## ALU_TOP
module ALU_TOP #(parameter Width = 16)
( 
input        [Width-1 :0]                                 A,
input        [Width-1 :0]                                 B,
input        [3:0]                                        ALU_FUN,
input                                                     CLK,
input                                                     RST,
output       [Width-1 :0]                                 Arith_OUT,
output                                                    Arith_Flag,
output                                                    Carry_OUT,
output       [Width-1 :0]                                 Logic_Out,
output                                                    Logic_Flag,
output       [Width-1 :0]                                 CMP_OUT,
output                                                    CMP_Flag,
output                                                    Shift_Flag,
output       [Width-1 :0]                                 Shift_OUT
);
Size in the first run: roughly 55 flip-flops, about 16000 um^2 of cells after synthesis.
export LEC_CHECK = 0
export ABC_AREA = 1
export CAP_MARGIN = 0
export CORE_MARGIN = 2
export CORE_UTILIZATION = 65
export CTS_CLUSTER_DIAMETER = 52
export SLEW_MARGIN = 20
export TNS_END_PERCENT = 5
create_clock -name core_clock -period 17.1 [get_ports {CLK}]
run.sh (not shown) runs the stock make flow with config.mk's settings and CLKGATE_MAP_FILE=.
The starting point did not get past global routing (5_1_grt) (GRT-0232).
Edit:
--- a/flow/config.mk
+++ b/flow/config.mk
@@ -7,8 +7,9 @@
 export LEC_CHECK = 0
 export ABC_AREA = 1
-export CAP_MARGIN = 0
+export CAP_MARGIN = 20
 export CORE_MARGIN = 2
-export CORE_UTILIZATION = 65
-export CTS_CLUSTER_DIAMETER = 52
+export CORE_UTILIZATION = 58
+export CTS_CLUSTER_DIAMETER = 171
+export CTS_CLUSTER_SIZE = 98
+export MAX_ROUTING_LAYER = met4
 export SLEW_MARGIN = 20
-export TNS_END_PERCENT = 5
==> flow/constraint.sdc (replaced) <==
create_clock -name core_clock -period 32.0 [get_ports {CLK}]
set_input_delay 6.4000 -clock core_clock [delete_from_list [all_inputs] [get_ports {CLK}]]
set_output_delay 6.4000 -clock core_clock [all_outputs]
set_load 0.01 [all_outputs]
The changed run completed without violations. Synthesized cell count does not change. Area after synthesis stays the same. Die area increases by 12%.
Edit:
==> flow/config.mk (replaced) <==
export PLATFORM = sky130hd
export DESIGN_NAME = ALU_TOP
export DESIGN_NICKNAME = ALU_TOP
export VERILOG_FILES = /design/flow/design.v
export SDC_FILE = /design/flow/constraint.sdc
export NUM_CORES = 4
export LEC_CHECK = 0
export CAP_MARGIN = 20
export CORE_MARGIN = 2
export CORE_UTILIZATION = 53
export CTS_CLUSTER_DIAMETER = 232
export CTS_CLUSTER_SIZE = 98
export SLEW_MARGIN = 20
export TNS_END_PERCENT = 20
What happened: Synthesized cell count came out lower by about a fifth; final area came out higher by a few percent; via count came out lower slightly; power came out higher by about a fifth; sequential cell count is unchanged; routed wire length came out higher by roughly a tenth; non-clock buffer count came out higher by 187; clock-buffer cell count does not change.
Edit:
==> flow/config.mk (replaced) <==
export PLATFORM = sky130hd
export DESIGN_NAME = ALU_TOP
export DESIGN_NICKNAME = ALU_TOP
export VERILOG_FILES = /design/flow/design.v
export SDC_FILE = /design/flow/constraint.sdc
export NUM_CORES = 4
export LEC_CHECK = 0
export ABC_AREA = 1
export CAP_MARGIN = 20
export CORE_MARGIN = 2
export CORE_UTILIZATION = 36
export CTS_CLUSTER_DIAMETER = 81
export CTS_CLUSTER_SIZE = 67
export MAX_ROUTING_LAYER = met4
export SLEW_MARGIN = 20
Effect:
- power goes down by 15%
- synthesized area goes up by 4.9%
- synthesized cell count goes up by 22%
- worst hold slack improves by 0.012 ns
Edit:
==> flow/config.mk (replaced) <==
export PLATFORM = sky130hd
export DESIGN_NAME = ALU_TOP
export DESIGN_NICKNAME = ALU_TOP
export VERILOG_FILES = /design/flow/design.v
export SDC_FILE = /design/flow/constraint.sdc
export NUM_CORES = 4
export LEC_CHECK = 0
export CAP_MARGIN = 20
export CORE_ASPECT_RATIO = 1.82
export CORE_MARGIN = 2
export CORE_UTILIZATION = 40
export SLEW_MARGIN = 10
Via count rises by about 6%. Routed wire length rises by about 16%. Total power rises by about 25%. Worst hold slack gets worse by 0.019 ns. Die area falls by 14%.
Edit:
--- a/flow/config.mk
+++ b/flow/config.mk
@@ -6,7 +6,11 @@
 export NUM_CORES = 4
 export LEC_CHECK = 0
+export ABC_AREA = 1
 export CAP_MARGIN = 20
-export CORE_ASPECT_RATIO = 1.82
+export CORE_ASPECT_RATIO = 0.5
 export CORE_MARGIN = 2
-export CORE_UTILIZATION = 40
-export SLEW_MARGIN = 10
+export CORE_UTILIZATION = 36
+export CTS_CLUSTER_DIAMETER = 395
+export CTS_CLUSTER_SIZE = 99
+export MAX_ROUTING_LAYER = met4
+export SLEW_MARGIN = 20
Outcome:
- sequential power came out lower by about 0.5%
- worst setup slack improved by 1.3 ns
- via count came out lower by 4.9%
- area after synthesis came out higher by 4.9%
- core utilization came out lower by 12 points
- design area came out lower by 10%
- die size came out higher by 16%
- cell count came out higher by 7.6%
- critical path depth came out higher by 55
- total power came out lower by 19%

Setup of job 1069:
The RTL this note starts from:
==> flow/design.v <==
module Decoder(
input       [3:2]            ALU_FUN,
output      reg              Logic_Enable,
output      reg              Shift_Enable,
output      reg              Arith_Enable,
output      reg              CMP_Enable
);
always @(*)               
 begin 
  case (ALU_FUN)
		   2'b00 : 
		   begin 
		    Arith_Enable = 1'b1;
			Shift_Enable = 1'b0;
			Logic_Enable = 1'b0;
			CMP_Enable = 1'b0;
		   end
		   2'b01 :                                       
		   begin 
		    Arith_Enable = 1'b0;
			Shift_Enable = 1'b0;
			Logic_Enable = 1'b1;
			CMP_Enable = 1'b0;
		   end
		   2'b10 :                                       
		   begin 
		    Arith_Enable = 1'b0;
			Shift_Enable = 1'b0;
			Logic_Enable = 1'b0;
			CMP_Enable = 1'b1;
		   end
		   2'b11 :                                       
		   begin 
		    Arith_Enable = 1'b0;
			Shift_Enable = 1'b1;
			Logic_Enable = 1'b0;
			CMP_Enable = 1'b0;
		   end
	endcase 
end 	
endmodule
module Arith_Unit #(parameter Width = 16)
(
input     [Width-1 :0]                 A,
input     [Width-1 :0]                 B,
input                                  CLK,
input                                  RST,
input       [1:0]                      ALU_FUN,
input                                  Arith_Enable,
output      reg[Width-1 :0]            Arith_OUT,
output      reg                        Carry_OUT,
output      reg                        Arith_Flag
);
wire                         High; 
wire                         LOW;
reg   [Width-1 :0]           Arith_OUT_R;
reg                          Arith_Flag_R;
reg                          Carry_OUT_R;
always @(*) 
 begin
  Carry_OUT_R = 1'b0;
  Arith_Flag_R = Arith_Enable;
  if (Arith_Enable)  
   begin 
            Arith_Flag_R = High;
	  case (ALU_FUN)
			   2'b00 :                                       
			   begin 
			   {Carry_OUT_R , Arith_OUT_R} = A + B;
			   end
			   2'b01 :                                      
			   begin 
			   Arith_OUT_R = A - B;
			   end
			   2'b10 :                                      
			   begin
			   Arith_OUT_R = A * B ;
			   end
			   2'b11 :                                     
			   begin
			   Arith_OUT_R = (B == {Width{1'b0}}) ? {Width{1'b1}} : A / B ;
			   end
		endcase 
	end
   else 
    begin
	  Arith_OUT_R= 16'b0;	
	end	
end 	
always @(posedge CLK or negedge RST)                 
 begin 
	 if (!RST)
	  begin
	    Arith_OUT <= 16'b0;
	    Arith_Flag <= 1'b0;
		Carry_OUT <= 1'b0;
	  end
	 else 
	  begin
	    Arith_OUT <= Arith_OUT_R;
 	    Arith_Flag <= Arith_Flag_R;
		Carry_OUT <= Carry_OUT_R;
	  end
 end
assign High = 1'b1;
assign LOW = 1'b0;
endmodule   
module Logic_Unit  #(parameter Width = 16)
(
input       [Width-1 :0]               A,
input       [Width-1 :0]               B,
input                                  CLK,
input       [1:0]                      ALU_FUN,
input                                  RST,
input                                  Logic_Enable,
output      reg                        Logic_Flag,
output      reg[Width-1 :0]            Logic_OUT
);
wire                         High; 
wire                         LOW;
reg    [Width-1 :0]          Logic_OUT_R;
reg                          Logic_Flag_R;
always @(*)               
 begin 
  Logic_Flag_R = Logic_Enable;
  if (Logic_Enable)
   begin
               Logic_Flag_R = High;
	  case (ALU_FUN)
			   2'b00 :                                       
			   begin
			   Logic_OUT_R = A & B;
			   end
			   2'b01 :                                       
			   begin
			   Logic_OUT_R = A | B;
			   end
			   2'b10 :                                       
			   begin
			   Logic_OUT_R = ~(A & B);
			   end
			   2'b11 :                                        
			   begin
			   Logic_OUT_R = ~(A | B);
			   end
		endcase
     end	
	else		
	 begin
	 Logic_OUT_R = 16'b0;
	 end
end 	
always @ (posedge CLK or negedge RST)                 
 begin 
 if (!RST)
  begin
  Logic_OUT <= 16'b0;
  Logic_Flag <= 1'b0;
  end
 else
  begin 
  Logic_OUT <= Logic_OUT_R;
  Logic_Flag <= Logic_Flag_R;
  end
end
assign High = 1'b1;
assign LOW = 1'b0;
endmodule   
module CMP_Unit #(parameter Width = 16)
(
input       [Width-1 :0]               A,
input       [Width-1 :0]               B,
input                                  CLK,
input       [1:0]                      ALU_FUN,
input                                  RST,
input                                  CMP_Enable,
output      reg                        CMP_Flag,
output      reg[Width-1 :0]            CMP_OUT
);
wire                         High; 
wire                         LOW;
reg   [Width-1 :0]           CMP_OUT_R;
reg                          CMP_Flag_R;
always @(*)               
 begin 
  CMP_Flag_R = CMP_Enable;
  CMP_OUT_R = 16'b0;
  if (CMP_Enable)
   begin
               CMP_Flag_R = High;
	  case (ALU_FUN)
			   2'b00 : 
			   begin                                   
				 CMP_OUT_R = 16'b0000;
				 end
			   2'b01 : 
			   begin 
				if (A == B)                                      
				 CMP_OUT_R = 16'b0001;
				 end
			   2'b10 :                                        
			   begin 
				if ( A > B)
				 CMP_OUT_R = 16'b0010;
				 end
			   2'b11 :                                       
			   begin
				if (A < B)
				 CMP_OUT_R = 16'b0011;
				 end
		endcase 
	end
  else
   begin
    CMP_OUT_R = 16'b0;
  end	
end 	
always @ (posedge CLK or negedge RST)                 
begin 
 if (!RST)
  begin
  CMP_OUT <= 16'b0;
  CMP_Flag <= 1'b0;
  end
 else
  begin 
  CMP_OUT <= CMP_OUT_R;
  CMP_Flag <= CMP_Flag_R;
  end
end
assign High = 1'b1;
assign LOW = 1'b0;
endmodule   
module Shift_Unit #(parameter Width = 16)
(
input       [Width-1 :0]                  A,
input       [Width-1 :0]                  B,
input                                     CLK,
input       [1:0]                         ALU_FUN,
input                                     RST,
input                                     Shift_Enable,
output      reg                           Shift_Flag,
output      reg[Width-1 :0]               Shift_OUT
);
wire                         High; 
wire                         LOW;
reg   [Width-1 :0]           Shift_OUT_R;
reg                          Shift_Flag_R;
always @(*)               
 begin 
  Shift_Flag_R = Shift_Enable;
  if (Shift_Enable)
   begin
              Shift_Flag_R = High;
	  case (ALU_FUN)
			   2'b00 :                                        
			   begin 
			   Shift_OUT_R = A >> 16'b0001;
			   end
			   2'b01 :                                        
			   begin
			   Shift_OUT_R = A << 16'b0001;
			   end
			   2'b10 :                                        
			   begin 
			   Shift_OUT_R = B >> 16'b0001;
			   end
			   2'b11 :                                        
			   begin
			   Shift_OUT_R = B << 16'b0001;
			   end
		endcase 
	end
  else
   begin 
     Shift_OUT_R = 16'b0;
  end	 
end 	
always @ (posedge CLK or negedge RST)                 
 begin 
  if (!RST)
   begin 
  Shift_OUT <= 16'b0;
  Shift_Flag <= 1'b0;
   end
  else
   begin  
  Shift_OUT <= Shift_OUT_R;
  Shift_Flag <= Shift_Flag_R;
  end
end
assign High = 1'b1;
assign LOW = 1'b0;
endmodule   
module ALU_TOP #(parameter Width = 16)
( 
input        [Width-1 :0]                                 A,
input        [Width-1 :0]                                 B,
input        [3:0]                                        ALU_FUN,
input                                                     CLK,
input                                                     RST,
output       [Width-1 :0]                                 Arith_OUT,
output                                                    Arith_Flag,
output                                                    Carry_OUT,
output       [Width-1 :0]                                 Logic_Out,
output                                                    Logic_Flag,
output       [Width-1 :0]                                 CMP_OUT,
output                                                    CMP_Flag,
output                                                    Shift_Flag,
output       [Width-1 :0]                                 Shift_OUT
);
wire      Shift_Enable,Logic_Enable,Arith_Enable,CMP_Enable;
Decoder DUT1 (
.ALU_FUN(ALU_FUN[3:2]),
.Logic_Enable(Logic_Enable),
.Shift_Enable(Shift_Enable),
.Arith_Enable(Arith_Enable),
.CMP_Enable(CMP_Enable)
);
Arith_Unit DUT2 (
.A(A),
.B(B),
.CLK(CLK),
.RST(RST),
.ALU_FUN(ALU_FUN[1:0]),
.Arith_Enable(Arith_Enable),
.Arith_OUT(Arith_OUT),
.Carry_OUT(Carry_OUT),
.Arith_Flag(Arith_Flag)
);
Logic_Unit DUT3 (
.A(A),
.B(B),
.CLK(CLK),
.RST(RST),
.ALU_FUN(ALU_FUN[1:0]),
.Logic_Enable(Logic_Enable),
.Logic_Flag(Logic_Flag),
.Logic_OUT(Logic_Out)
);
CMP_Unit DUT4 (
.A(A),
.B(B),
.CLK(CLK),
.RST(RST),
.ALU_FUN(ALU_FUN[1:0]),
.CMP_Enable(CMP_Enable),
.CMP_Flag(CMP_Flag),
.CMP_OUT(CMP_OUT)
);
Shift_Unit DUT5(
.A(A),
.B(B),
.CLK(CLK),
.RST(RST),
.ALU_FUN(ALU_FUN[1:0]),
.Shift_Enable(Shift_Enable),
.Shift_Flag(Shift_Flag),
.Shift_OUT(Shift_OUT)
);
endmodule
==> flow/config.mk <==
export PLATFORM = sky130hd
export DESIGN_NAME = ALU_TOP
export DESIGN_NICKNAME = ALU_TOP
export VERILOG_FILES = /design/flow/design.v
export SDC_FILE = /design/flow/constraint.sdc
export NUM_CORES = 4
export LEC_CHECK = 0
export CAP_MARGIN = 40
export CORE_MARGIN = 2
export CORE_UTILIZATION = 21
export GPL_ROUTABILITY_DRIVEN = 1
export HOLD_SLACK_MARGIN = 0.23
export MIN_ROUTING_LAYER = met1
export PLACE_DENSITY_LB_ADDON = 0.2
export SLEW_MARGIN = 15
==> flow/constraint.sdc <==
create_clock -name core_clock -period 51.8 [get_ports {CLK}]
set_input_delay 10.3600 -clock core_clock [delete_from_list [all_inputs] [get_ports {CLK}]]
set_output_delay 10.3600 -clock core_clock [all_outputs]
set_load 0.01 [all_outputs]
In summary, job 1069 completed successfully, with a layout that passed the timing, DRC and antenna checks.
Input changes introduced in job 8062 (baseline for comparison: job 1069):
Settings: PLACE_DENSITY_LB_ADDON no longer set, was 0.2; CORE_UTILIZATION now 59, was 21; SLEW_MARGIN now 20, was 15; CAP_MARGIN now 20, was 40; MIN_ROUTING_LAYER no longer set, was met1; HOLD_SLACK_MARGIN no longer set, was 0.23; GPL_ROUTABILITY_DRIVEN now 0, was 1; the clock period (ns, I/O delays scaled along) now 32.0, was 51.8.
Notes after the runs:
- Diff job 1069 -> job 8062 | area added between synthesis and finish | increase of 7.1 points
- The run with more routed wire is job 1069, not job 8062.
- Per the comparison of job 8062 with job 1069, depth of the critical timing path with buffers and inverters included +11, sequential fraction of design power -0.3 points.
- Re first-pass GRT wire length: job 1069 was higher than job 8062.
Input changes introduced in job 6632 (baseline for comparison: job 8062):
Settings: TNS_END_PERCENT now 15, previously not set; CORE_UTILIZATION now 36, was 59; GPL_ROUTABILITY_DRIVEN no longer set, was 0; MAX_ROUTING_LAYER now met4, previously not set; CTS_CLUSTER_DIAMETER now 230, previously not set; ABC_AREA now 1, previously not set; CTS_CLUSTER_SIZE now 100, previously not set.
[summary]
Final critical-path required period (higher): job 8062
Going from job 8062 to job 6632, the critical-path maximum fanout was found to have gone up by 8.
Job 6632 vs job 8062, post-detailed-placement cell area went up by 85 um^2.
Job 6632 gives less internal power than job 8062 did.
### job 6632 -> job 2706
Settings: clearing MAX_ROUTING_LAYER, which used to be met4; clearing CTS_CLUSTER_DIAMETER, which used to be 230; swapping 15 for 90 in TNS_END_PERCENT; swapping 100 for 53 in CTS_CLUSTER_SIZE; clearing ABC_AREA, which used to be 1; putting GPL_ROUTABILITY_DRIVEN at 1 where nothing was set; swapping 36 for 59 in CORE_UTILIZATION.
Total power, job 2706 vs job 6632: up by more than 10%
Compared with job 6632, job 2706 shows a sequential share of layout area that is 0.25 points lower.
Placer's final routability congestion estimate up 2.0% in job 2706 wrt job 6632
Relative to job 6632, count of vias placed by the detailed router increased by 348 in job 2706.
Comparing the two runs side by side, job 2706 comes out ahead of job 6632 on hold slack.
Wire length of the first global-routing pass essentially unchanged between job 2706 and job 6632.
Job 2706 against job 6632: synthesized cell count dropped about 18%, post-synthesis share of cell area spent on full adders, half adders and majority gates grew by 1.4 points, chip area -41%.
Power and IR drop assume default switching activity.
